==> run C: inputs <==
// gemm_mem
module gemm_mem(
  input wire clk,
  input wire rst,
  input wire out_rdy,
  input wire v0__read_req_rdy,
  input wire [31:0] v0__read_resp,
  input wire v0__read_resp_vld,
  input wire v0__write_completion_vld,
  input wire v0__write_req_rdy,
  input wire [31:0] v0_in,
  input wire v0_in_vld,
  input wire v1__read_req_rdy,
  input wire [31:0] v1__read_resp,
  input wire v1__read_resp_vld,
  input wire v1__write_completion_vld,
  input wire v1__write_req_rdy,
  input wire [31:0] v1_in,
  input wire v1_in_vld,
  input wire [31:0] C_rd_data,
  output wire [31:0] out,
  output wire out_vld,
  output wire [3:0] v0__read_req,
  output wire v0__read_req_vld,
  output wire v0__read_resp_rdy,
  output wire v0__write_completion_rdy,
  output wire [35:0] v0__write_req,
  output wire v0__write_req_vld,
  output wire v0_in_rdy,
  output wire [3:0] v1__read_req,
  output wire v1__read_req_vld,
  output wire v1__read_resp_rdy,
  output wire v1__write_completion_rdy,
  output wire [35:0] v1__write_req,
  output wire v1__write_req_vld,
  output wire v1_in_rdy,
  output wire [3:0] C_rd_addr,
  output wire C_rd_en,
  output wire [3:0] C_wr_addr,
  output wire [31:0] C_wr_data,
  output wire C_wr_en
);
  function automatic [31:0] smul32b_32b_x_32b (input reg [31:0] lhs, input reg [31:0] rhs);
    reg signed [31:0] signed_lhs;
    reg signed [31:0] signed_rhs;
    reg signed [31:0] signed_result;
    begin
      signed_lhs = $signed(lhs);
      signed_rhs = $signed(rhs);
      signed_result = signed_lhs * signed_rhs;
      smul32b_32b_x_32b = $unsigned(signed_result);
    end
  endfunction
  wire [31:0] literal_11959 = 32'h0000_0000;
  wire [31:0] literal_11836 = 32'h0000_0000;
  wire [31:0] literal_11840 = 32'h0000_0000;
  wire [7:0] literal_11493;
  assign literal_11493 = {2'h0, 2'h3, 2'h2, 2'h1};
  reg ____for_5__last_iter_broke;
  reg ____for_4__last_iter_broke;
  reg ____for_2__last_iter_broke;
  reg ____for_3__last_iter_broke;
  reg [2:0] ____for_5_k;
  reg ____for_6__last_iter_broke;
  reg ____for_1__last_iter_broke;
  reg [2:0] ____for_4_j;
  reg [4:0] ____for_2__i;
  reg [2:0] ____for_3_i;
  reg [1:0] __this;
  reg [4:0] ____for_6__i;
  reg [4:0] ____for_1__i;
  reg [4:0] ____fsm_gemm_impl_state;
  ...
Settings: LEC_CHECK=0, CAP_MARGIN=35, CELL_PAD_IN_SITES_DETAIL_PLACEMENT=1, CELL_PAD_IN_SITES_GLOBAL_PLACEMENT=1, CORE_MARGIN=4, CORE_UTILIZATION=70, GPL_TIMING_DRIVEN=0, SLEW_MARGIN=30; clock period 9.0 ns.
run.sh (not shown) runs the stock make flow with config.mk's settings and CLKGATE_MAP_FILE=.
==> run B (differences from run C) <==
==> flow/config.mk (replaced) <==
export PLATFORM = sky130hd
export DESIGN_NAME = gemm_mem
export DESIGN_NICKNAME = gemm_mem
export VERILOG_FILES = /design/flow/design.v
export SDC_FILE = /design/flow/constraint.sdc
export NUM_CORES = 4
export LEC_CHECK = 0
export CAP_MARGIN = 20
export CORE_MARGIN = 2
export CORE_UTILIZATION = 58
export SLEW_MARGIN = 20
==> flow/constraint.sdc (replaced) <==
create_clock -name core_clock -period 4.66 [get_ports {clk}]
set_input_delay 0.9320 -clock core_clock [delete_from_list [all_inputs] [get_ports {clk}]]
set_output_delay 0.9320 -clock core_clock [all_outputs]
set_load 0.01 [all_outputs]
==> run M (differences from run C) <==
==> flow/config.mk (replaced) <==
export PLATFORM = sky130hd
export DESIGN_NAME = gemm_mem
export DESIGN_NICKNAME = gemm_mem
export VERILOG_FILES = /design/flow/design.v
export SDC_FILE = /design/flow/constraint.sdc
export NUM_CORES = 4
export LEC_CHECK = 0
export CAP_MARGIN = 20
export CORE_MARGIN = 2
export CORE_UTILIZATION = 11
export SLEW_MARGIN = 20
==> flow/constraint.sdc (replaced) <==
create_clock -name core_clock -period 9.85 [get_ports {clk}]
set_input_delay 1.9700 -clock core_clock [delete_from_list [all_inputs] [get_ports {clk}]]
set_output_delay 1.9700 -clock core_clock [all_outputs]
set_load 0.01 [all_outputs]
==> summary of the runs <==
Run B completed and failed the layout checks on setup timing. Run M passed the timing, design-rule and antenna checks. Run C ended with an error in global placement (3_3_place_gp). Of run B and run M, run B has the higher power (gap 100%, measured against run M). In run B the clock-buffer cell count is higher than in run M, by 1. In run B the final cell count is lower than in run M, by 36%. Between run M and run B, the lower worst hold slack is in run B (gap 0.0098 ns). In run B the via count is larger than in run M, by about 8%.
==> figures <==
| quantity | run B | run M | run C |
|---|---|---|---|
| Worst Hold Launch | p0_____fsm_gemm_impl_state__1[3]$_SDFFE_PP0P_ | __C_ram_zero_latency0_skid_reg[21]$_SDFFE_PP0P_ | - |
| Worst slew margin relative to its limit | 0.296 | 0.321 | - |
| Status | complete, but fails checks | no timing/DRC/antenna violations | stopped before the end |
| Last stage reached | - | - | global placement (3_3_place_gp) |
| Violated checks | setup timing | - | - |
| Number of resized instances in the post-cts repair step | 145 | 0 | - |
| Area of the die | 0.0514 mm^2 | 0.266 mm^2 | 0.0444 mm^2 |
| CTS tree | done | done | - |
| Path type of the worst min-delay path | reg -> reg | reg -> reg | - |
| Dpl hpwl | 68100 um | 81700 um | - |
| Power group with the highest consumption | the clock network | the clock network | - |
| Critical Path End | p1_smul_11826[22]$_SDFFE_PP0P_ | p1_smul_11826[31]$_SDFFE_PP0P_ | - |
| Post-Route Hold Slack | 0.444 ns | 0.454 ns | - |
| Sequential share of power | 0.438 | 0.416 | - |


==> 01-17 <==
gemm_mem again, from the RTL that the note above started with.
export LEC_CHECK = 0
export ABC_AREA = 0
export CAP_MARGIN = 5
export CELL_PAD_IN_SITES_GLOBAL_PLACEMENT = 1
export CORE_MARGIN = 2
export CORE_UTILIZATION = 67
export CTS_CLUSTER_DIAMETER = 94
export GPL_ROUTABILITY_DRIVEN = 1
export MIN_ROUTING_LAYER = met2
export SETUP_SLACK_MARGIN = -0.45
export SLEW_MARGIN = 0
export TNS_END_PERCENT = 95
create_clock -name core_clock -period 9.0 [get_ports {clk}]
==> inputs of 02-06, as changes to 01-17 <==
ABC_AREA = unset   (was 0)
CAP_MARGIN = 20   (was 5)
CELL_PAD_IN_SITES_GLOBAL_PLACEMENT = unset   (was 1)
CORE_UTILIZATION = 40   (was 67)
CTS_CLUSTER_DIAMETER = unset   (was 94)
GPL_ROUTABILITY_DRIVEN = unset   (was 1)
MIN_ROUTING_LAYER = unset   (was met2)
SETUP_SLACK_MARGIN = unset   (was -0.45)
SLEW_MARGIN = 20   (was 0)
TNS_END_PERCENT = unset   (was 95)
==> flow/constraint.sdc (replaced) <==
create_clock -name core_clock -period 7.78 [get_ports {clk}]
set_input_delay 1.5560 -clock core_clock [delete_from_list [all_inputs] [get_ports {clk}]]
set_output_delay 1.5560 -clock core_clock [all_outputs]
set_load 0.01 [all_outputs]
==> inputs of 08-23, as changes to 01-17 <==
ABC_AREA = 1   (was 0)
CAP_MARGIN = 20   (was 5)
CELL_PAD_IN_SITES_GLOBAL_PLACEMENT = unset   (was 1)
CORE_UTILIZATION = 72   (was 67)
CTS_CLUSTER_DIAMETER = unset   (was 94)
GPL_ROUTABILITY_DRIVEN = unset   (was 1)
MIN_ROUTING_LAYER = unset   (was met2)
PLACE_DENSITY = 0.76   (was unset)
SETUP_SLACK_MARGIN = unset   (was -0.45)
SLEW_MARGIN = 20   (was 0)
TNS_END_PERCENT = unset   (was 95)
==> flow/constraint.sdc (replaced) <==
create_clock -name core_clock -period 6.24 [get_ports {clk}]
set_input_delay 1.2480 -clock core_clock [delete_from_list [all_inputs] [get_ports {clk}]]
set_output_delay 1.2480 -clock core_clock [all_outputs]
set_load 0.01 [all_outputs]
==> run notes <==
run results: yosys xor share 0.0346, Synth Area in Simple Gates 0.225, chip area roughly 74000 um^2, Die X ~270 um, Std-Cell Rows approximately 98, top cells by area fa_1, dfxtp_1, and2_1, outcome no timing/DRC/antenna violations
Source of the figures above: 02-06

==> run notes <==
yosys + openroad results -> Synth Area in Simple Gates 0.192, Die X 209 um, Error Message [ERROR GRT-0232] Routing congestion too high. Check the congestion heatmap in the GUI., Fail Step global routing, outcome aborted with a tool error, chip area ~44000 um^2
Source of the figures above: 08-23

==> run notes <==
yosys + openroad results -> Synth Area in Simple Gates 0.225, outcome aborted with a tool error, Fail Step global placement, top cells by area fa_1, dfxtp_1, and2_1, Error Message [ERROR GPL-0301] Utilization 104.087 % exceeds 100%.
Source of the figures above: 01-17



==> trial 69 <==
Starting RTL as in the previous note.
Design gemm_mem, start of the top module:
module gemm_mem(
  input wire clk,
  input wire rst,
  input wire out_rdy,
  input wire v0__read_req_rdy,
  input wire [31:0] v0__read_resp,
  input wire v0__read_resp_vld,
  input wire v0__write_completion_vld,
  input wire v0__write_req_rdy,
  input wire [31:0] v0_in,
  input wire v0_in_vld,
  input wire v1__read_req_rdy,
  input wire [31:0] v1__read_resp,
  input wire v1__read_resp_vld,
  input wire v1__write_completion_vld,
  input wire v1__write_req_rdy,
  input wire [31:0] v1_in,
  input wire v1_in_vld,
  input wire [31:0] C_rd_data,
  output wire [31:0] out,
  output wire out_vld,
  output wire [3:0] v0__read_req,
  output wire v0__read_req_vld,
  output wire v0__read_resp_rdy,
  output wire v0__write_completion_rdy,
  output wire [35:0] v0__write_req,
  output wire v0__write_req_vld,
  output wire v0_in_rdy,
  output wire [3:0] v1__read_req,
  output wire v1__read_req_vld,
  output wire v1__read_resp_rdy,
  output wire v1__write_completion_rdy,
  output wire [35:0] v1__write_req,
  output wire v1__write_req_vld,
  output wire v1_in_rdy,
  output wire [3:0] C_rd_addr,
  output wire C_rd_en,
  output wire [3:0] C_wr_addr,
  output wire [31:0] C_wr_data,
  output wire C_wr_en
);
Settings: LEC_CHECK=0, ABC_AREA=1, CAP_MARGIN=20, CORE_MARGIN=2, CORE_UTILIZATION=65, CTS_CLUSTER_DIAMETER=244, MAX_ROUTING_LAYER=met4, PLACE_DENSITY=0.35, SLEW_MARGIN=20; clock period 4.32 ns.
==> inputs of trial 8, as changes to trial 69 <==
--- a/flow/config.mk
+++ b/flow/config.mk
@@ -9,7 +9,4 @@
 export CAP_MARGIN = 20
 export CORE_MARGIN = 2
-export CORE_UTILIZATION = 65
-export CTS_CLUSTER_DIAMETER = 244
-export MAX_ROUTING_LAYER = met4
-export PLACE_DENSITY = 0.35
+export CORE_UTILIZATION = 67
 export SLEW_MARGIN = 20
==> flow/constraint.sdc (replaced) <==
create_clock -name core_clock -period 6.57 [get_ports {clk}]
set_input_delay 1.3140 -clock core_clock [delete_from_list [all_inputs] [get_ports {clk}]]
set_output_delay 1.3140 -clock core_clock [all_outputs]
set_load 0.01 [all_outputs]
==> inputs of trial 74, as changes to trial 69 <==
--- a/flow/config.mk
+++ b/flow/config.mk
@@ -8,8 +8,8 @@
 export ABC_AREA = 1
 export CAP_MARGIN = 20
+export CORE_ASPECT_RATIO = 1.84
 export CORE_MARGIN = 2
-export CORE_UTILIZATION = 65
-export CTS_CLUSTER_DIAMETER = 244
+export CORE_UTILIZATION = 45
 export MAX_ROUTING_LAYER = met4
-export PLACE_DENSITY = 0.35
+export PLACE_DENSITY = 0.58
 export SLEW_MARGIN = 20
==> flow/constraint.sdc (replaced) <==
create_clock -name core_clock -period 11.9 [get_ports {clk}]
set_input_delay 2.3800 -clock core_clock [delete_from_list [all_inputs] [get_ports {clk}]]
set_output_delay 2.3800 -clock core_clock [all_outputs]
set_load 0.01 [all_outputs]
==> inputs of build 25, as changes to trial 69 <==
--- a/flow/config.mk
+++ b/flow/config.mk
@@ -8,8 +8,8 @@
 export ABC_AREA = 1
 export CAP_MARGIN = 20
+export CORE_ASPECT_RATIO = 1.03
 export CORE_MARGIN = 2
-export CORE_UTILIZATION = 65
-export CTS_CLUSTER_DIAMETER = 244
+export CORE_UTILIZATION = 71
 export MAX_ROUTING_LAYER = met4
-export PLACE_DENSITY = 0.35
+export PLACE_DENSITY = 0.78
 export SLEW_MARGIN = 20
==> flow/constraint.sdc (replaced) <==
create_clock -name core_clock -period 6.33 [get_ports {clk}]
set_input_delay 1.2660 -clock core_clock [delete_from_list [all_inputs] [get_ports {clk}]]
set_output_delay 1.2660 -clock core_clock [all_outputs]
set_load 0.01 [all_outputs]
==> results <==
- Trial 69 completed, yet does not pass: setup timing. Build 25 ended with an error in global routing (5_1_grt), error GRT-0232. Trial 8 passed the timing, design-rule and antenna checks. Trial 74 completed with no timing, DRC or antenna violations.
- The lowest utilization belongs to trial 74, the highest to trial 69.
- Total power: trial 74 < trial 8 < trial 69.
- Combinational power, lowest first: trial 74, trial 8, trial 69.
- Final area, highest first: trial 69, trial 8, trial 74.
- Worst setup slack, highest first: trial 74, trial 8, trial 69.
- Count of clock-buffer cells in the layout, lowest first: trial 74, trial 8, trial 69.
- In synthesized cell count, trial 8 and trial 74 do not differ.
- Of trial 8 and trial 69, trial 69 has the higher non-clock buffer count (gap 149).
- In synthesized area, trial 8 and build 25 do not differ.
No activity file was given, so power comes from the tool's default toggle rates.
